## module_mini_cpu
module module_mini_cpu(
    input clk,               
    input rst,               
    input power,             
    input send,              
    input [17:0] switches,   
    output wire [7:0] data,  
    output wire rs,          
    output wire rw,          
    output wire en,          
    output wire lcd_on,      
    output wire lcd_blon     
);
make LEC_CHECK=0 ABC_AREA=1 CAP_MARGIN=20 CELL_PAD_IN_SITES_GLOBAL_PLACEMENT=0 CORE_ASPECT_RATIO=0.71 CORE_MARGIN=2 CORE_UTILIZATION=70 GPL_ROUTABILITY_DRIVEN=1 SETUP_SLACK_MARGIN=1.04 SLEW_MARGIN=20 TNS_END_PERCENT=25 finish   # period 10.0 ns
run.sh (not shown) runs the stock make flow with config.mk's settings and CLKGATE_MAP_FILE=.
The first run reached the layout checks and failed them: negative setup slack.
Change:
ABC_AREA = not set   (was 1)
CELL_PAD_IN_SITES_GLOBAL_PLACEMENT = 2   (was 0)
CORE_ASPECT_RATIO = 0.62   (was 0.71)
CORE_UTILIZATION = 26   (was 70)
GPL_TIMING_DRIVEN = 0   (was not set)
MIN_ROUTING_LAYER = met2   (was not set)
PLACE_DENSITY_LB_ADDON = 0.25   (was not set)
SETUP_SLACK_MARGIN = 2.63   (was 1.04)
SLEW_MARGIN = 25   (was 20)
What happened: The new run ran to the end with violations: negative setup slack; power went down by 4.3%; clock power rises by 29%; clock-buffer cell count went up by 10; setup slack degrades by 2.9 ns; synthesized area rose by 2.6%; die size rose to 2.7 times its value; cell area increases by 0.31%; register-to-register slack degrades by 2.9 ns; synthesized cell count goes down by 19%; first-iteration DRC count fell by 7.6%.
Change:
CELL_PAD_IN_SITES_GLOBAL_PLACEMENT = not set   (was 2)
CORE_ASPECT_RATIO = not set   (was 0.62)
CORE_UTILIZATION = 40   (was 26)
GPL_ROUTABILITY_DRIVEN = not set   (was 1)
GPL_TIMING_DRIVEN = not set   (was 0)
MIN_ROUTING_LAYER = not set   (was met2)
PLACE_DENSITY = 0.6   (was not set)
PLACE_DENSITY_LB_ADDON = not set   (was 0.25)
SETUP_SLACK_MARGIN = not set   (was 2.63)
SLEW_MARGIN = 20   (was 25)
TNS_END_PERCENT = not set   (was 25)
clock period = 18.2 ns   (was 10.0 ns; I/O delays follow)
What happened: Now the flow went through all stages and came out clean. Hold slack loses 0.039 ns. Critical path depth drops by 17. Register-to-register slack gains 5.5 ns. Synthesized cell count stays the same. Non-clock buffer count drops by 319.
Change:
CORE_UTILIZATION = 72   (was 40)
MAX_ROUTING_LAYER = met4   (was not set)
PLACE_DENSITY = not set   (was 0.6)
SETUP_SLACK_MARGIN = 1.37   (was not set)
clock period = 13.8 ns   (was 18.2 ns; I/O delays follow)
The new run finished but fails on negative setup slack.
Combinational power rose by 66%.
Utilization rose by 40 points.
Die area fell by 44%.
Setup slack got worse by 1.9 ns.
Register-to-register slack got worse by 1.9 ns.
Final area rose by 6.6%.
Clock skew fell by 0.046 ns.
Global-route usage rose by 26 points.
Area after synthesis stays the same.
Change:
CORE_UTILIZATION = 40   (was 72)
MAX_ROUTING_LAYER = not set   (was met4)
PLACE_DENSITY = 0.6   (was not set)
SETUP_SLACK_MARGIN = 1.98   (was 1.37)
clock period = 18.2 ns   (was 13.8 ns; I/O delays follow)
The changed run completed with no timing, DRC or antenna violations.
Routed wire length decreases by about 16%.
Total power falls by about 30%.
Cell count climbs by 7.9%.
Global-route usage goes down by 26 points.
Combinational power shrinks by 39%.
Change:
CORE_UTILIZATION = 65   (was 40)
SETUP_SLACK_MARGIN = not set   (was 1.98)
clock period = 14.7 ns   (was 18.2 ns; I/O delays follow)
What happened: Wire length came out higher slightly. Cell area is about the same. Hold slack gets better by 0.037 ns. Final cell count drops by a little under a tenth. Sequential cell count is unchanged. Critical path depth came out lower by 9. Global-route usage is higher by 15 points. Via count increases by a few percent. Fmax goes up by a little under a tenth. Total power increases by about a fifth. Synthesized area does not change.

* * *

## run 1
Starting RTL as in the previous note.
export LEC_CHECK = 0
export CAP_MARGIN = 20
export CORE_MARGIN = 2
export CORE_UTILIZATION = 72
export CTS_CLUSTER_SIZE = 36
export SLEW_MARGIN = 20
create_clock -name core_clock -period 14.4 [get_ports {clk}]
For run 2, these inputs were changed with respect to run 1:
- CTS_CLUSTER_SIZE removed (was 36)
- PLACE_DENSITY newly set to 0.6
- CORE_UTILIZATION changed from 72 to 65
- CTS_CLUSTER_DIAMETER newly set to 268
- the clock period (ns, I/O delays scaled along) changed from 14.4 to 13.2
Notes after the runs:
Relative to run 1, the sequential power of run 2 is higher by about 9%.
Delta (run 2 minus run 1): final wirelength went up, number of tap cells inserted went up, number of filler instances in the final layout has increased.
According to the power report, total power for run 2 is higher than for run 1.
Delta (run 2 minus run 1): first-pass GRT wire length increased by about 1.8% relative to the old numbers, area of the die went up, clock power went up about 19%.
The higher worst endpoint required time of run 2 and run 1 is in run 1.
When run 2 is measured against run 1, its stage delay of the slowest cell on the critical path turns out 0.02 ns lower.
Cmp run 2 vs run 1: number of antenna cells inserted higher in run 2
Run 2 finished all stages; layout check result: FAIL, due to setup timing.
Changes in run 3 relative to run 2:
- changing CORE_UTILIZATION from 65 to 69
- changing CTS_CLUSTER_DIAMETER from 268 to 298
- setting ABC_AREA to 1 for the first time
- changing the clock period (ns, I/O delays scaled along) from 13.2 to 11.5
--- outcome ---
Of the two candidates, run 2 has the worse post-route worst setup slack and run 3 the better one.
Run 3 against run 2; post-synthesis instance total is up by more than 10%.
Relative to run 2, the portion of the layout cell area used by non-clock buffers of run 3 is lower by 1.0 points.
Sequential power, run 2 and run 3, lower one = run 2.
Across run 2 and run 3, a clean result was obtained everywhere but in run 2.
Run 2 -> stages 100% | layout checks FAIL | setup timing
Run 2 and run 3 ended up with nearly the same share of total power in sequential cells.
#### Input delta (run 4 over run 3)
- clearing CTS_CLUSTER_DIAMETER, which used to be 298
- putting CTS_CLUSTER_SIZE at 99 where nothing was set
- putting SETUP_SLACK_MARGIN at 0.63 where nothing was set
- swapping 69 for 68 in CORE_UTILIZATION
- swapping 11.5 for 5.48 in the clock period (ns, I/O delays scaled along)
Results
Tool error GRT-0232 stopped run 4 during 5_1_grt; no final results.
Run 4 vs. run 3: cell area reported after detailed placement moved up; die area has increased; global placement routability congestion rose by 3.1%; number of setup buffers added after CTS rose by 66.
## Diff of input files: run 5 against run 4
- CTS_CLUSTER_SIZE now 35, was 99
- SETUP_SLACK_MARGIN no longer set, was 0.63
- PLACE_DENSITY no longer set, was 0.6
- CORE_UTILIZATION now 72, was 68
- ABC_AREA no longer set, was 1
- the clock period (ns, I/O delays scaled along) now 14.4, was 5.48
## What came out
Run 5 did not stop at any stage, and its layout met the timing, design-rule and antenna checks.
Taking run 4 as the reference, in run 5 per-instance average area after synthesis saw an increase, maximum clock insertion buffer count comparable.
simple AND/OR/NAND/NOR gates as the main combinational cell family by area after synthesis was reported by run 4, and adder cells by run 5.
Run 5 gives less count of instantiated cells in the yosys netlist than run 4 did.
Run 5 against run 4: area of the die went down about 3%; area reported by Yosys stat went up 2.6%.

* * *

## nickel
module_mini_cpu again, from the RTL that the note above started with.
Settings: LEC_CHECK=0, ABC_AREA=1, CAP_MARGIN=20, CORE_MARGIN=2, CORE_UTILIZATION=72, CTS_CLUSTER_DIAMETER=221, HOLD_SLACK_MARGIN=0.28, MAX_ROUTING_LAYER=met4, PLACE_DENSITY_LB_ADDON=0.02, SETUP_SLACK_MARGIN=-0.73, SLEW_MARGIN=20; clock period 10.1 ns.
nickel finished all stages; however, its layout fails the closing checks, the failures being negative setup slack.
Modified inputs, cedar compared to nickel
- PLACE_DENSITY_LB_ADDON no longer set, was 0.02
- HOLD_SLACK_MARGIN no longer set, was 0.28
- PLACE_DENSITY now 0.4, previously not set
- SETUP_SLACK_MARGIN now 1.63, was -0.73
- CTS_CLUSTER_DIAMETER now 199, was 221
- CTS_CLUSTER_SIZE now 99, previously not set
- MAX_ROUTING_LAYER no longer set, was met4
- the clock period (ns, I/O delays scaled along) now 5.48, was 10.1
==> results <==
cedar failed in global routing with GRT-0232. Compared cedar against nickel; number of unique standard cell types used by synthesis within noise. Max half-perimeter wire length of the detailed placement result across cedar and nickel: cedar. [compare] base=nickel new=cedar: area of the synthesized netlist per yosys stat now sits at about the same level, share of the yosys chip area belonging to registers now sits at about the same level, number of buffers inserted by post-CTS setup repair now sits higher. On routability-driven placement congestion ratio, the higher figure sits with nickel, not cedar. Fraction of the core area occupied by cells at floorplan: nickel vs cedar identical.

* * *

module_mini_cpu again, from the RTL that the note above started with.
make LEC_CHECK=0 ABC_AREA=1 CAP_MARGIN=20 CORE_MARGIN=2 CORE_UTILIZATION=69 CTS_CLUSTER_DIAMETER=268 PLACE_DENSITY=0.6 SLEW_MARGIN=20 finish   # period 11.5 ns
Next try:
ABC_AREA = unset   (was 1)
CORE_UTILIZATION = 66   (was 69)
CTS_CLUSTER_DIAMETER = unset   (was 268)
PLACE_DENSITY = unset   (was 0.6)
SETUP_SLACK_MARGIN = 3.21   (was unset)
clock period = 12.9 ns   (was 11.5 ns; I/O delays follow)
Result:
- The changed run ran to the end with violations: setup timing
- count of clock-buffer cells in the layout goes up by 1
- worst setup slack got worse by 1.1 ns
- routed wire length went up by 18%
- sequential power shrinks by about 10%
- power grows by 4.4%
- register-to-register slack degrades by 1.1 ns
- clock skew rose by 0.040 ns
Next try:
CORE_UTILIZATION = 71   (was 66)
CTS_CLUSTER_SIZE = 13   (was unset)
PLACE_DENSITY_LB_ADDON = 0.02   (was unset)
SETUP_SLACK_MARGIN = unset   (was 3.21)
clock period = 16.3 ns   (was 12.9 ns; I/O delays follow)
After rerunning:
- This time the run went through all stages and came out clean
- sequential power falls by 21%
- worst hold slack hardly moves
- clock-buffer cell count falls by 7
- cell count falls by 8.8%
- register-to-register slack improves by 1.5 ns
- cell area falls by 12%
- sequential share of layout area rises by 3.4 points
- via count falls by 8.6%
Next try:
CORE_UTILIZATION = 65   (was 71)
CTS_CLUSTER_DIAMETER = 298   (was unset)
CTS_CLUSTER_SIZE = unset   (was 13)
PLACE_DENSITY = 0.6   (was unset)
PLACE_DENSITY_LB_ADDON = unset   (was 0.02)
clock period = 13.2 ns   (was 16.3 ns; I/O delays follow)
Effect:
- Now the flow completed, yet does not pass: setup timing
- cell count is higher by 5.4%
- global-route usage drops by 0.91 points
- area after synthesis does not change
- routed wire length increases by 6.9%
- register-to-register slack loses 1.1 ns
- sequential power is higher by 24%
Next try:
ABC_AREA = 1   (was unset)
CORE_UTILIZATION = 71   (was 65)
CTS_CLUSTER_DIAMETER = 268   (was 298)
CTS_CLUSTER_SIZE = 15   (was unset)
clock period = 10.1 ns   (was 13.2 ns; I/O delays follow)
This time the run never finished: it broke off in 5_1_grt (GRT-0232); synthesized area is lower by 2.5%; die area decreases by about 10%; synthesized cell count increases by 24%.
Power and IR drop assume default switching activity.
